Setup of P:
## fp2_sub_add_correction
module fp2_sub_add_correction
#(
  parameter RADIX = 32,
  parameter DIGITS = 14,
  parameter DIGITS_LOG = ( 
  (DIGITS <= 2) ? 1 : 
  (DIGITS <= 4) ? 2 : 
  (DIGITS <= 8) ? 3 : 
  (DIGITS <= 16) ? 4 : 
  (DIGITS <= 32) ? 5 : 
  (DIGITS <= 64) ? 6 : 
  (DIGITS <= 128) ? 7 : 
  (DIGITS <= 256) ? 8 : 
  (DIGITS <= 512) ? 9 : 
  (DIGITS <= 1024) ? 10 : 
  (DIGITS <= 2048) ? 11 : 
  (DIGITS <= 4096) ? 12 : 
  (DIGITS <= 8192) ? 13 : 
  (DIGITS <= 16384) ? 14 : 
  (DIGITS <= 32768) ? 15 : 
  (DIGITS <= 65536) ? 16 : 
  (DIGITS <= 131072) ? 17 : 
  (DIGITS <= 262144) ? 18 : 
  (DIGITS <= 524288) ? 19 : 
  (DIGITS <= 1048576) ? 20 : 
  (DIGITS <= 2097152) ? 21 : 
  (DIGITS <= 4194304) ? 22 : 
  (DIGITS <= 8388608) ? 23 : 
  (DIGITS <= 16777216) ? 24 : 
  (DIGITS <= 33554432) ? 25 : 
  (DIGITS <= 67108864) ? 26 : 
  (DIGITS <= 134217728) ? 27 : 
  (DIGITS <= 268435456) ? 28 : 
  (DIGITS <= 536870912) ? 29 : 
  (DIGITS <= 1073741824) ? 30 : 
  -1), 
  parameter FILE_CONST_PX2 = "px2.mem",
  parameter FILE_CONST_PX4 = "px4.mem"
)
(
  input wire start,
  input wire rst,
  input wire clk,
  input wire [2:0] cmd,  
  input wire extension_field_op,  
  output wire mem_a_0_rd_en,
  output wire [DIGITS_LOG-1:0] mem_a_0_rd_addr,
  input  wire [RADIX-1:0] mem_a_0_dout,
  output wire mem_a_1_rd_en,
  output wire [DIGITS_LOG-1:0] mem_a_1_rd_addr,
  input  wire [RADIX-1:0] mem_a_1_dout,
  output wire mem_b_0_rd_en,
  output wire [DIGITS_LOG-1:0] mem_b_0_rd_addr,
  input  wire [RADIX-1:0] mem_b_0_dout,
  output wire mem_b_1_rd_en,
  output wire [DIGITS_LOG-1:0] mem_b_1_rd_addr,
  input  wire [RADIX-1:0] mem_b_1_dout,
  output wire px2_mem_rd_en,
  output wire [DIGITS_LOG-1:0] px2_mem_rd_addr,
  input  wire [RADIX-1:0] px2_mem_dout,
  output wire px4_mem_rd_en,
  output wire [DIGITS_LOG-1:0] px4_mem_rd_addr,
  input  wire [RADIX-1:0] px4_mem_dout,
  input wire mem_c_0_rd_en,
  input wire [DIGITS_LOG-1:0] mem_c_0_rd_addr,
  output  wire [RADIX-1:0] mem_c_0_dout,
  input wire mem_c_1_rd_en,
  input wire [DIGITS_LOG-1:0] mem_c_1_rd_addr,
  output  wire [RADIX-1:0] mem_c_1_dout,
  output reg busy,
  output reg done
);
wire left_adder_start;
wire left_adder_digit_in_valid;
wire left_adder_carry_in;
  ...
Size: ~5600 cells after synthesis, roughly 2100 flip-flops, roughly 0.087 mm² of cells after synthesis.
Settings: LEC_CHECK=0, CAP_MARGIN=15, CORE_ASPECT_RATIO=1.15, CORE_MARGIN=10, CORE_UTILIZATION=40, CTS_CLUSTER_SIZE=99, HOLD_SLACK_MARGIN=0.18, PLACE_DENSITY_LB_ADDON=0.23, SETUP_SLACK_MARGIN=1.47, SLEW_MARGIN=40; clock period 5.0 ns.
run.sh (not shown) runs the stock make flow with config.mk's settings and CLKGATE_MAP_FILE=.
P completed; timing, DRC and antenna clean
What Q does differently from P at the input level:
- a deleted CORE_ASPECT_RATIO that had been 1.15
- a deleted PLACE_DENSITY_LB_ADDON that had been 0.23
- a change of CORE_MARGIN from 10 to 2
- a change of CORE_UTILIZATION from 40 to 72
- a deleted HOLD_SLACK_MARGIN that had been 0.18
- a change of CTS_CLUSTER_SIZE from 99 to 14
- a change of SETUP_SLACK_MARGIN from 1.47 to 0.75
- a change of CAP_MARGIN from 15 to 20
- a change of SLEW_MARGIN from 40 to 20
- a change of the clock period (ns, I/O delays scaled along) from 5.0 to 3.08
[summary]
Q is listed as incomplete: the tool reported an error in 5_1_grt and the run ended there. Row count is higher on P. Number of placed instances, taps included: Q vs P down about 10%. Post-detailed-placement half-perimeter wirelength (Q over P): increase, about 4%. Compared with P, post-detailed-placement cell area in Q increased by a few percent. Number of buffers added for setup after CTS: Q vs P up 23. Per the comparison of Q with P, maximum buffer depth of the clock tree ~0 delta; synthesized area did not really move.

* * *

== cedar ==
Starting RTL as in the previous note.
export LEC_CHECK = 0
export ABC_AREA = 1
export CAP_MARGIN = 20
export CORE_MARGIN = 2
export CORE_UTILIZATION = 65
export CTS_CLUSTER_DIAMETER = 328
export PLACE_DENSITY = 0.6
export SLEW_MARGIN = 20
create_clock -name core_clock -period 2.71 [get_ports {clk}]
cedar: flow complete, layout not clean; failing: negative setup slack
Edits applied to the flow inputs when going from cedar to tundra:
--- a/flow/config.mk
+++ b/flow/config.mk
@@ -6,9 +6,8 @@
 export NUM_CORES = 4
 export LEC_CHECK = 0
-export ABC_AREA = 1
 export CAP_MARGIN = 20
 export CORE_MARGIN = 2
-export CORE_UTILIZATION = 65
-export CTS_CLUSTER_DIAMETER = 328
-export PLACE_DENSITY = 0.6
+export CORE_UTILIZATION = 22
+export GPL_ROUTABILITY_DRIVEN = 1
+export PLACE_DENSITY = 0.58
 export SLEW_MARGIN = 20
==> flow/constraint.sdc <==
create_clock -name core_clock -period 6.44 [get_ports {clk}]
set_input_delay 1.2880 -clock core_clock [delete_from_list [all_inputs] [get_ports {clk}]]
set_output_delay 1.2880 -clock core_clock [all_outputs]
set_load 0.01 [all_outputs]
Results
tundra: full flow OK, the timing, design-rule and antenna checks passed. Number of cells on the worst reg-to-reg path was lower in tundra than in cedar. The run showing the greater non-clock buffer instance count of the final layout is cedar. Looking at width of the die, tundra sits 260 um above cedar. Comparing tundra and cedar, the higher count of clock-buffer cells in the layout was measured on tundra. tundra ended up with fewer standard cells than cedar. Measured against tundra, the synthesized cell count of cedar comes out at 1.5 times the reference value. Cmp tundra and cedar / cell area / lower: tundra. The core area of tundra is higher than that of cedar. tundra: final setup TNS higher than cedar.
Relative to tundra, the following input files were edited for lagoon:
--- a/flow/config.mk
+++ b/flow/config.mk
@@ -8,6 +8,5 @@
 export CAP_MARGIN = 20
 export CORE_MARGIN = 2
-export CORE_UTILIZATION = 22
-export GPL_ROUTABILITY_DRIVEN = 1
-export PLACE_DENSITY = 0.58
+export CORE_UTILIZATION = 40
+export PLACE_DENSITY = 0.6
 export SLEW_MARGIN = 20
==> flow/constraint.sdc <==
create_clock -name core_clock -period 3.95 [get_ports {clk}]
set_input_delay 0.7900 -clock core_clock [delete_from_list [all_inputs] [get_ports {clk}]]
set_output_delay 0.7900 -clock core_clock [all_outputs]
set_load 0.01 [all_outputs]
Findings:
In lagoon the implementation ran to completion but is not tape-out ready, as the final checks report negative setup slack.
In the tables for tundra and lagoon, count of placed standard cells including taps reads lower with lagoon.
Comparing tundra and lagoon, the higher post-route standard cell area excluding fillers was measured on lagoon.
On number of logic stages on the critical path including buffering: lagoon sits above tundra.
The inputs of nickel differ from those of lagoon as listed below.
--- a/flow/config.mk
+++ b/flow/config.mk
@@ -8,5 +8,5 @@
 export CAP_MARGIN = 20
 export CORE_MARGIN = 2
-export CORE_UTILIZATION = 40
+export CORE_UTILIZATION = 25
 export PLACE_DENSITY = 0.6
 export SLEW_MARGIN = 20
==> flow/constraint.sdc <==
create_clock -name core_clock -period 7.39 [get_ports {clk}]
set_input_delay 1.4780 -clock core_clock [delete_from_list [all_inputs] [get_ports {clk}]]
set_output_delay 1.4780 -clock core_clock [all_outputs]
set_load 0.01 [all_outputs]
nickel was carried through to the last stage, and its layout satisfied the timing, design-rule and antenna checks.
Summary — relative slew slack, nickel relative to lagoon: higher, by 3.2 points.
Share of the cycle needed by the critical path after routing in nickel vs lagoon: down 19 points
lagoon and nickel ended up with nearly the same synthesized cell count.
[compare] base=lagoon new=nickel: net switching power fell by 49%, relative area of clock buffers and inverters in the final design now sits at about the same level, worst setup slack shows an increase of 1.37 ns.
What willow does differently from nickel at the input level:
--- a/flow/config.mk
+++ b/flow/config.mk
@@ -8,5 +8,5 @@
 export CAP_MARGIN = 20
 export CORE_MARGIN = 2
-export CORE_UTILIZATION = 25
-export PLACE_DENSITY = 0.6
+export CORE_UTILIZATION = 71
+export SETUP_SLACK_MARGIN = 0.85
 export SLEW_MARGIN = 20
==> flow/constraint.sdc <==
create_clock -name core_clock -period 2.84 [get_ports {clk}]
set_input_delay 0.5680 -clock core_clock [delete_from_list [all_inputs] [get_ports {clk}]]
set_output_delay 0.5680 -clock core_clock [all_outputs]
set_load 0.01 [all_outputs]
Notes after the runs:
Changes observed in willow relative to nickel: share of the core filled by cells before placement rose by 46 points; maximum clock path buffer count fell by 1; row count fell by about 40%; placed instance count fell by 2258.
Comparing nickel against willow, there is no change at all in sequential fraction of the synthesis area.
global routing: willow exited with error
For die outline width, dividing the value from nickel by the value from willow gives 1.7.
Chip footprint came out lower on willow than on nickel.

* * *

fp2_sub_add_correction again, from the RTL that the note above started with.
// fp2_sub_add_correction
module fp2_sub_add_correction
#(
  parameter RADIX = 32,
  parameter DIGITS = 14,
  parameter DIGITS_LOG = ( 
  (DIGITS <= 2) ? 1 : 
  (DIGITS <= 4) ? 2 : 
  (DIGITS <= 8) ? 3 : 
  (DIGITS <= 16) ? 4 : 
  (DIGITS <= 32) ? 5 : 
  (DIGITS <= 64) ? 6 : 
  (DIGITS <= 128) ? 7 : 
  (DIGITS <= 256) ? 8 : 
  (DIGITS <= 512) ? 9 : 
  (DIGITS <= 1024) ? 10 : 
  (DIGITS <= 2048) ? 11 : 
  (DIGITS <= 4096) ? 12 : 
  (DIGITS <= 8192) ? 13 : 
  (DIGITS <= 16384) ? 14 : 
  (DIGITS <= 32768) ? 15 : 
  (DIGITS <= 65536) ? 16 : 
  (DIGITS <= 131072) ? 17 : 
  (DIGITS <= 262144) ? 18 : 
  (DIGITS <= 524288) ? 19 : 
  (DIGITS <= 1048576) ? 20 : 
  (DIGITS <= 2097152) ? 21 : 
  (DIGITS <= 4194304) ? 22 : 
  (DIGITS <= 8388608) ? 23 : 
  (DIGITS <= 16777216) ? 24 : 
  (DIGITS <= 33554432) ? 25 : 
  (DIGITS <= 67108864) ? 26 : 
  (DIGITS <= 134217728) ? 27 : 
  (DIGITS <= 268435456) ? 28 : 
  (DIGITS <= 536870912) ? 29 : 
  (DIGITS <= 1073741824) ? 30 : 
  -1), 
  parameter FILE_CONST_PX2 = "px2.mem",
  parameter FILE_CONST_PX4 = "px4.mem"
)
(
  input wire start,
  input wire rst,
  input wire clk,
  input wire [2:0] cmd,  
  input wire extension_field_op,  
  output wire mem_a_0_rd_en,
  output wire [DIGITS_LOG-1:0] mem_a_0_rd_addr,
  input  wire [RADIX-1:0] mem_a_0_dout,
  output wire mem_a_1_rd_en,
  output wire [DIGITS_LOG-1:0] mem_a_1_rd_addr,
  input  wire [RADIX-1:0] mem_a_1_dout,
  output wire mem_b_0_rd_en,
  output wire [DIGITS_LOG-1:0] mem_b_0_rd_addr,
  input  wire [RADIX-1:0] mem_b_0_dout,
  output wire mem_b_1_rd_en,
  output wire [DIGITS_LOG-1:0] mem_b_1_rd_addr,
  input  wire [RADIX-1:0] mem_b_1_dout,
  output wire px2_mem_rd_en,
  output wire [DIGITS_LOG-1:0] px2_mem_rd_addr,
  input  wire [RADIX-1:0] px2_mem_dout,
  output wire px4_mem_rd_en,
  output wire [DIGITS_LOG-1:0] px4_mem_rd_addr,
  input  wire [RADIX-1:0] px4_mem_dout,
  input wire mem_c_0_rd_en,
  input wire [DIGITS_LOG-1:0] mem_c_0_rd_addr,
  output  wire [RADIX-1:0] mem_c_0_dout,
  input wire mem_c_1_rd_en,
  input wire [DIGITS_LOG-1:0] mem_c_1_rd_addr,
  output  wire [RADIX-1:0] mem_c_1_dout,
  output reg busy,
  output reg done
);
wire left_adder_start;
  ...
clock: 6.57 ns
lec_check: 0
abc_area: 1
cap_margin: 0
cell_pad_in_sites_detail_placement: 1
core_aspect_ratio: 0.67
core_margin: 10
core_utilization: 67
cts_cluster_diameter: 169
cts_cluster_size: 99
min_routing_layer: met1
place_density_lb_addon: 0.21
setup_slack_margin: 1.16
slew_margin: 40
The baseline failed in 5_1_grt with GRT-0232.
Change:
Settings changed: ABC_AREA 1 to unset, CAP_MARGIN 0 to 20, CELL_PAD_IN_SITES_DETAIL_PLACEMENT 1 to unset, CORE_ASPECT_RATIO 0.67 to unset, CORE_MARGIN 10 to 2, CORE_UTILIZATION 67 to 56, CTS_CLUSTER_DIAMETER 169 to unset, CTS_CLUSTER_SIZE 99 to unset, MIN_ROUTING_LAYER met1 to unset, PLACE_DENSITY set to 0.6, PLACE_DENSITY_LB_ADDON 0.21 to unset, SETUP_SLACK_MARGIN 1.16 to unset, SLEW_MARGIN 40 to 20.
Clock period 6.57 ns to 2.71 ns, I/O delays scaled along.
This time the run completed and failed the layout checks on setup timing.
Die size is higher by a little under a tenth.
Synthesized area is lower by a few percent.
Synthesized cell count is lower by a quarter to a third.
Change:
Settings changed: ABC_AREA set to 1, CORE_UTILIZATION 56 to 72, CTS_CLUSTER_SIZE set to 14.
Clock period 2.71 ns to 4.78 ns, I/O delays scaled along.
The new run completed, yet does not pass: setup timing.
Final area falls by roughly a tenth.
Utilization goes up by 10 points.
Power falls by well over a third.
Routed wire length climbs by roughly a tenth.
Global-route usage goes up by 14 points.
Final cell count went up by about a fifth.
Critical path depth shrinks by 9.

* * *

Starting RTL as in the previous note.
==> flow/config.mk <==
export PLATFORM = sky130hd
export DESIGN_NAME = fp2_sub_add_correction
export DESIGN_NICKNAME = fp2_sub_add_correction
export VERILOG_FILES = /design/flow/design.v
export SDC_FILE = /design/flow/constraint.sdc
export NUM_CORES = 4
export LEC_CHECK = 0
export ABC_AREA = 0
export CAP_MARGIN = 30
export CORE_MARGIN = 2
export CORE_UTILIZATION = 65
export CTS_CLUSTER_SIZE = 25
export GPL_ROUTABILITY_DRIVEN = 1
export HOLD_SLACK_MARGIN = 0.15
export SETUP_SLACK_MARGIN = 0.7
export SLEW_MARGIN = 20
export TNS_END_PERCENT = 5
==> flow/constraint.sdc <==
create_clock -name core_clock -period 2.69 [get_ports {clk}]
set_input_delay 0.5380 -clock core_clock [delete_from_list [all_inputs] [get_ports {clk}]]
set_output_delay 0.5380 -clock core_clock [all_outputs]
set_load 0.01 [all_outputs]
The first run reached the layout checks and failed them: negative setup slack.
Next try:
ABC_AREA = unset   (was 0)
CAP_MARGIN = 20   (was 30)
CORE_UTILIZATION = 70   (was 65)
CTS_CLUSTER_SIZE = 35   (was 25)
GPL_ROUTABILITY_DRIVEN = unset   (was 1)
HOLD_SLACK_MARGIN = unset   (was 0.15)
PLACE_DENSITY = 0.6   (was unset)
SETUP_SLACK_MARGIN = unset   (was 0.7)
TNS_END_PERCENT = unset   (was 5)
clock period = 2.68 ns   (was 2.69 ns; I/O delays follow)
=> With this change the flow ended with an error in global routing (5_1_grt) (GRT-0232). Synthesized cell count stays the same. Synthesized area does not change. Die area falls by a little under a tenth.
Next try:
ABC_AREA = 0   (was unset)
CAP_MARGIN = 15   (was 20)
CTS_CLUSTER_DIAMETER = 58   (was unset)
CTS_CLUSTER_SIZE = 25   (was 35)
GPL_ROUTABILITY_DRIVEN = 1   (was unset)
HOLD_SLACK_MARGIN = -0.09   (was unset)
PLACE_DENSITY = 0.64   (was 0.6)
SETUP_SLACK_MARGIN = 0.7   (was unset)
TNS_END_PERCENT = 5   (was unset)
Effect: The changed run stopped in global routing (5_1_grt) (ODB-0269); area after synthesis is unchanged; die size stays the same; synthesized cell count does not change.
Power figures rest on the tool's default switching activity, not on a simulated workload.
